Design comm_top, start of the top module:
module comm_top(
  input wire sys_clk,
  input wire sys_clk_rst,
  input wire rst,
  input wire bit_in, 
  output wire bit_out, 
  output wire [7:0] data_trans, 
  output wire [7:0] data_recev 
);
export LEC_CHECK = 0
export ABC_AREA = 0
export CAP_MARGIN = 0
export CELL_PAD_IN_SITES_GLOBAL_PLACEMENT = 0
export CORE_MARGIN = 2
export CORE_UTILIZATION = 43
export CTS_CLUSTER_SIZE = 82
export GPL_TIMING_DRIVEN = 0
export HOLD_SLACK_MARGIN = 0.11
export MIN_ROUTING_LAYER = met2
export SETUP_SLACK_MARGIN = -0.36
export SLEW_MARGIN = 30
export TNS_END_PERCENT = 60
create_clock -name core_clock -period 3.75 [get_ports {sys_clk}]
run.sh (not shown) runs the stock make flow with config.mk's settings and CLKGATE_MAP_FILE=.
The first run ran to the end with violations: setup timing.
Change:
ABC_AREA = not set   (was 0)
CAP_MARGIN = 20   (was 0)
CELL_PAD_IN_SITES_GLOBAL_PLACEMENT = not set   (was 0)
CORE_UTILIZATION = 68   (was 43)
CTS_CLUSTER_SIZE = 37   (was 82)
GPL_TIMING_DRIVEN = not set   (was 0)
HOLD_SLACK_MARGIN = not set   (was 0.11)
MIN_ROUTING_LAYER = not set   (was met2)
SETUP_SLACK_MARGIN = not set   (was -0.36)
SLEW_MARGIN = 20   (was 30)
TNS_END_PERCENT = not set   (was 60)
clock period = 4.0 ns   (was 3.75 ns; I/O delays follow)
After rerunning:
- Now the flow finished with timing, DRC and antenna clean
- synthesized cell count is unchanged
- non-clock buffer count goes down by 37
- sequential share of layout area goes up by 1.7 points
- final area goes down by 3.9%
- clock-buffer cell count goes up by 1
Change:
CORE_UTILIZATION = 40   (was 68)
CTS_CLUSTER_SIZE = not set   (was 37)
clock period = 10.0 ns   (was 4.0 ns; I/O delays follow)
- total power fell by 61%
- core utilization drops by 32 points
- via count is lower by 5.0%
- setup slack is better by 5.6 ns
- sequential power is lower by 60%


Starting RTL as in the previous note.
export LEC_CHECK = 0
export ABC_AREA = 1
export CAP_MARGIN = 20
export CORE_MARGIN = 2
export CORE_UTILIZATION = 70
export CTS_CLUSTER_DIAMETER = 37
export CTS_CLUSTER_SIZE = 15
export HOLD_SLACK_MARGIN = 0.29
export PLACE_DENSITY_LB_ADDON = 0.2
export SETUP_SLACK_MARGIN = -0.36
export SLEW_MARGIN = 20
create_clock -name core_clock -period 6.64 [get_ports {sys_clk}]
Change:
- CTS_CLUSTER_DIAMETER: 37 -> 277
- CTS_CLUSTER_SIZE: 15 -> 37
- HOLD_SLACK_MARGIN: 0.29 -> default
- PLACE_DENSITY_LB_ADDON: 0.2 -> default
- SETUP_SLACK_MARGIN: -0.36 -> default
- clock period: 6.64 -> 2.51 ns (I/O delays scaled with it)
Effect: With this change the flow completed, yet does not pass: negative setup slack; via count rises by 11%; power rises to 2.6 times its value; core utilization is higher by 8.5 points.
Change:
- CTS_CLUSTER_DIAMETER: 277 -> 384
- CTS_CLUSTER_SIZE: 37 -> 19
- clock period: 2.51 -> 2.33 ns (I/O delays scaled with it)
Outcome: The changed run reached the layout checks and failed them: negative setup slack; first-iteration DRC count grows by 21%; via count grows by 4.0%; area after synthesis does not change; design area grows by 1.8%; power grows by 10%.
Change:
- ABC_AREA: 1 -> default
- CORE_UTILIZATION: 70 -> 40
- CTS_CLUSTER_DIAMETER: 384 -> default
- CTS_CLUSTER_SIZE: 19 -> default
- clock period: 2.33 -> 4.2 ns (I/O delays scaled with it)
=> With this change the flow went through all stages and came out clean. Routed wire length went down by about 33%. Worst hold slack improves by 0.11 ns. Synthesized cell count fell by about 20%. Utilization shrinks by 44 points.


Starting RTL as in the previous note.
==> flow/config.mk <==
export PLATFORM = sky130hd
export DESIGN_NAME = comm_top
export DESIGN_NICKNAME = comm_top
export VERILOG_FILES = /design/flow/design.v
export SDC_FILE = /design/flow/constraint.sdc
export NUM_CORES = 4
export LEC_CHECK = 0
export ABC_AREA = 1
export CAP_MARGIN = 20
export CORE_ASPECT_RATIO = 0.5
export CORE_MARGIN = 2
export CORE_UTILIZATION = 72
export CTS_CLUSTER_DIAMETER = 189
export CTS_CLUSTER_SIZE = 96
export SLEW_MARGIN = 20
export TNS_END_PERCENT = 10
==> flow/constraint.sdc <==
create_clock -name core_clock -period 7.95 [get_ports {sys_clk}]
set_input_delay 1.5900 -clock core_clock [delete_from_list [all_inputs] [get_ports {sys_clk}]]
set_output_delay 1.5900 -clock core_clock [all_outputs]
set_load 0.01 [all_outputs]
Change:
--- a/flow/config.mk
+++ b/flow/config.mk
@@ -8,9 +8,8 @@
 export ABC_AREA = 1
 export CAP_MARGIN = 20
-export CORE_ASPECT_RATIO = 0.5
 export CORE_MARGIN = 2
 export CORE_UTILIZATION = 72
-export CTS_CLUSTER_DIAMETER = 189
-export CTS_CLUSTER_SIZE = 96
+export CTS_CLUSTER_DIAMETER = 202
+export PLACE_DENSITY = 0.37
+export SETUP_SLACK_MARGIN = 0.77
 export SLEW_MARGIN = 20
-export TNS_END_PERCENT = 10
==> flow/constraint.sdc (replaced) <==
create_clock -name core_clock -period 3.07 [get_ports {sys_clk}]
set_input_delay 0.6140 -clock core_clock [delete_from_list [all_inputs] [get_ports {sys_clk}]]
set_output_delay 0.6140 -clock core_clock [all_outputs]
set_load 0.01 [all_outputs]
=> With this change the flow finished with negative setup slack left; power came out higher to 2.5 times its value; sequential power went up to 2.6 times its value; synthesized area does not change; global-route usage came out higher by 1.6 points; via count rose by 9.2%.
Change:
==> flow/config.mk (replaced) <==
export PLATFORM = sky130hd
export DESIGN_NAME = comm_top
export DESIGN_NICKNAME = comm_top
export VERILOG_FILES = /design/flow/design.v
export SDC_FILE = /design/flow/constraint.sdc
export NUM_CORES = 4
export LEC_CHECK = 0
export CAP_MARGIN = 20
export CORE_MARGIN = 2
export CORE_UTILIZATION = 32
export SLEW_MARGIN = 20
==> flow/constraint.sdc (replaced) <==
create_clock -name core_clock -period 4.2 [get_ports {sys_clk}]
set_input_delay 0.8400 -clock core_clock [delete_from_list [all_inputs] [get_ports {sys_clk}]]
set_output_delay 0.8400 -clock core_clock [all_outputs]
set_load 0.01 [all_outputs]
Result:
- This time the run went through all stages and came out clean
- core utilization goes down by 50 points
- hold slack loses 0.012 ns
- clock skew stays flat
- design area goes down by a little under a tenth
- maximum frequency goes down by about a fifth
- synthesized cell count goes down by about a fifth
- cell count goes down by a little under a tenth
- setup slack gains 0.44 ns
- global-route usage goes down by 20 points


comm_top again, from the RTL that the note above started with.
==> flow/config.mk <==
export PLATFORM = sky130hd
export DESIGN_NAME = comm_top
export DESIGN_NICKNAME = comm_top
export VERILOG_FILES = /design/flow/design.v
export SDC_FILE = /design/flow/constraint.sdc
export NUM_CORES = 4
export LEC_CHECK = 0
export ABC_AREA = 1
export CAP_MARGIN = 20
export CORE_MARGIN = 2
export CORE_UTILIZATION = 72
export CTS_CLUSTER_DIAMETER = 96
export CTS_CLUSTER_SIZE = 18
export PLACE_DENSITY_LB_ADDON = 0.18
export SETUP_SLACK_MARGIN = -0.15
export SLEW_MARGIN = 20
==> flow/constraint.sdc <==
create_clock -name core_clock -period 2.84 [get_ports {sys_clk}]
set_input_delay 0.5680 -clock core_clock [delete_from_list [all_inputs] [get_ports {sys_clk}]]
set_output_delay 0.5680 -clock core_clock [all_outputs]
set_load 0.01 [all_outputs]
The starting point completed, yet does not pass: setup timing.
==> next run, changes <==
CTS_CLUSTER_DIAMETER = 386   (was 96)
PLACE_DENSITY_LB_ADDON = default   (was 0.18)
SETUP_SLACK_MARGIN = 0.24   (was -0.15)
After rerunning: The changed run finished but fails on setup timing; global-route usage came out lower by 2.5 points; synthesized cell count is unchanged; routed wire length came out lower by 19%; total power came out lower by 1.8%; design area stays flat; utilization hardly moves; sequential cell count is unchanged; synthesized area stays the same; fmax came out higher by 12%.
==> next run, changes <==
ABC_AREA = default   (was 1)
CORE_UTILIZATION = 60   (was 72)
CTS_CLUSTER_DIAMETER = default   (was 386)
CTS_CLUSTER_SIZE = default   (was 18)
SETUP_SLACK_MARGIN = default   (was 0.24)
clock period = 4.22 ns   (was 2.84 ns; I/O delays follow)
Outcome: This time the run produced a clean layout. Routed wire length fell by 23%. Critical path depth fell by 13. Die size went up by 15%. Cell area decreases by 11%. Global-route usage fell by 10 points. Combinational power goes down by 34%. Sequential cell count stays the same.
==> next run, changes <==
CORE_UTILIZATION = 44   (was 60)
SLEW_MARGIN = 25   (was 20)
clock period = 3.75 ns   (was 4.22 ns; I/O delays follow)
Outcome: Final area increases by 1.5%. Routed wire length came out lower by 2.6%. Setup slack is worse by 220 ps. Clock skew is about the same. Non-clock buffer count came out higher by 6. Sequential power goes up by about 10%. Maximum frequency rises by 7.3%. First-iteration DRC count increases by 30%.


== lane 1 ==
comm_top again, from the RTL that the note above started with.
make LEC_CHECK=0 ABC_AREA=1 CAP_MARGIN=20 CORE_ASPECT_RATIO=0.5 CORE_MARGIN=2 CORE_UTILIZATION=72 CTS_CLUSTER_DIAMETER=400 CTS_CLUSTER_SIZE=98 PLACE_DENSITY=0.36 SLEW_MARGIN=20 finish   # period 2.66 ns
The layout from lane 1, despite a flow that completed every stage, fails the layout checks, with the failing checks listed as setup timing.
Input changes introduced in lane 2 (baseline for comparison: lane 1):
# lane 1
export LEC_CHECK = 0
export ABC_AREA = 1
export CAP_MARGIN = 20
export CORE_ASPECT_RATIO = 0.5
export CORE_MARGIN = 2
export CORE_UTILIZATION = 72
export CTS_CLUSTER_DIAMETER = 400
export CTS_CLUSTER_SIZE = 98
export PLACE_DENSITY = 0.36
export SLEW_MARGIN = 20
create_clock -name core_clock -period 2.66 [get_ports {sys_clk}]
# lane 2
export LEC_CHECK = 0
export ABC_AREA = 1
export CAP_MARGIN = 20
export CORE_MARGIN = 2
export CORE_UTILIZATION = 66
export SETUP_SLACK_MARGIN = 0.24
export SLEW_MARGIN = 20
create_clock -name core_clock -period 2.84 [get_ports {sys_clk}]
==> comparison <==
- Status lane 2: flow complete, layout not clean - setup timing
- What lane 2 reported for post-detailed-route via-to-cell ratio has to be multiplied by 1.2 to get the figure for lane 1.
- Re number of antenna violations at the first check in global routing: no difference whatsoever between lane 2 and lane 1.
- Setup slack sits higher in lane 2 than in lane 1.
- Lane 1 vs lane 2, timing endpoint of the critical path: my_Rx_top.my_S2P.temp_reg[2] vs my_Rx_top.my_S2P.temp_reg[3]
- Diff lane 1 -> lane 2: worst hold slack ~0 delta, utilization after layout -11 points.
Edits applied to the flow inputs when going from lane 2 to lane 3:
# lane 2
export LEC_CHECK = 0
export ABC_AREA = 1
export CAP_MARGIN = 20
export CORE_MARGIN = 2
export CORE_UTILIZATION = 66
export SETUP_SLACK_MARGIN = 0.24
export SLEW_MARGIN = 20
create_clock -name core_clock -period 2.84 [get_ports {sys_clk}]
# lane 3
export LEC_CHECK = 0
export CAP_MARGIN = 20
export CORE_MARGIN = 2
export CORE_UTILIZATION = 66
export SETUP_SLACK_MARGIN = 1.67
export SLEW_MARGIN = 20
create_clock -name core_clock -period 5.92 [get_ports {sys_clk}]
Notes after the runs:
Final cell area: lane 3 below lane 2. As far as remaining global-route overflow goes, lane 2 and lane 3 are indistinguishable; the numbers are identical. Lane 3 ends up with a global-route met2 utilization that is 3.0 points lower than in lane 2. Both conditions hold for lane 3: the flow ran to the end and the final layout passed the timing, design-rule and antenna checks. [compare] base=lane 2 new=lane 3: required time at the worst-slack endpoint went up 3.11 ns, number of standard cells in the layout, taps in and fillers out now sits lower. Wire: lane 3 routes less than lane 2. Reported for lane 3 and lane 2, boundary pin count turned out identical to the last digit. The cell with the largest stage delay on the worst path comes out sky130_fd_sc_hd__a2111oi_4 in one run and sky130_fd_sc_hd__dfrtp_2 in the other, namely in lane 3 and lane 2 respectively. Re total power after layout: lane 3 is 2400 uW down on lane 2. Lane 3 against lane 2; sequential power is down by more than half.
Input-level comparison between lane 4 and lane 3:
# lane 3
export LEC_CHECK = 0
export CAP_MARGIN = 20
export CORE_MARGIN = 2
export CORE_UTILIZATION = 66
export SETUP_SLACK_MARGIN = 1.67
export SLEW_MARGIN = 20
create_clock -name core_clock -period 5.92 [get_ports {sys_clk}]
# lane 4
export LEC_CHECK = 0
export CAP_MARGIN = 20
export CORE_MARGIN = 2
export CORE_UTILIZATION = 70
export CTS_CLUSTER_SIZE = 37
export SLEW_MARGIN = 20
create_clock -name core_clock -period 3.06 [get_ports {sys_clk}]
## What came out
Final checks on lane 4, whose flow otherwise completed, came back failing, citing setup timing. Lower aggregate negative setup slack was reported by lane 4, not lane 3. Lane 3 → lane 4: clock power share -3.9 points; path depth of the worst reg2reg path went up 2. Total leakage power on lane 4 is behind lane 3. Number of fill cells of lane 4 falls short of that of lane 3 by more than a quarter.
Power figures rest on the tool's default switching activity, not on a simulated workload.
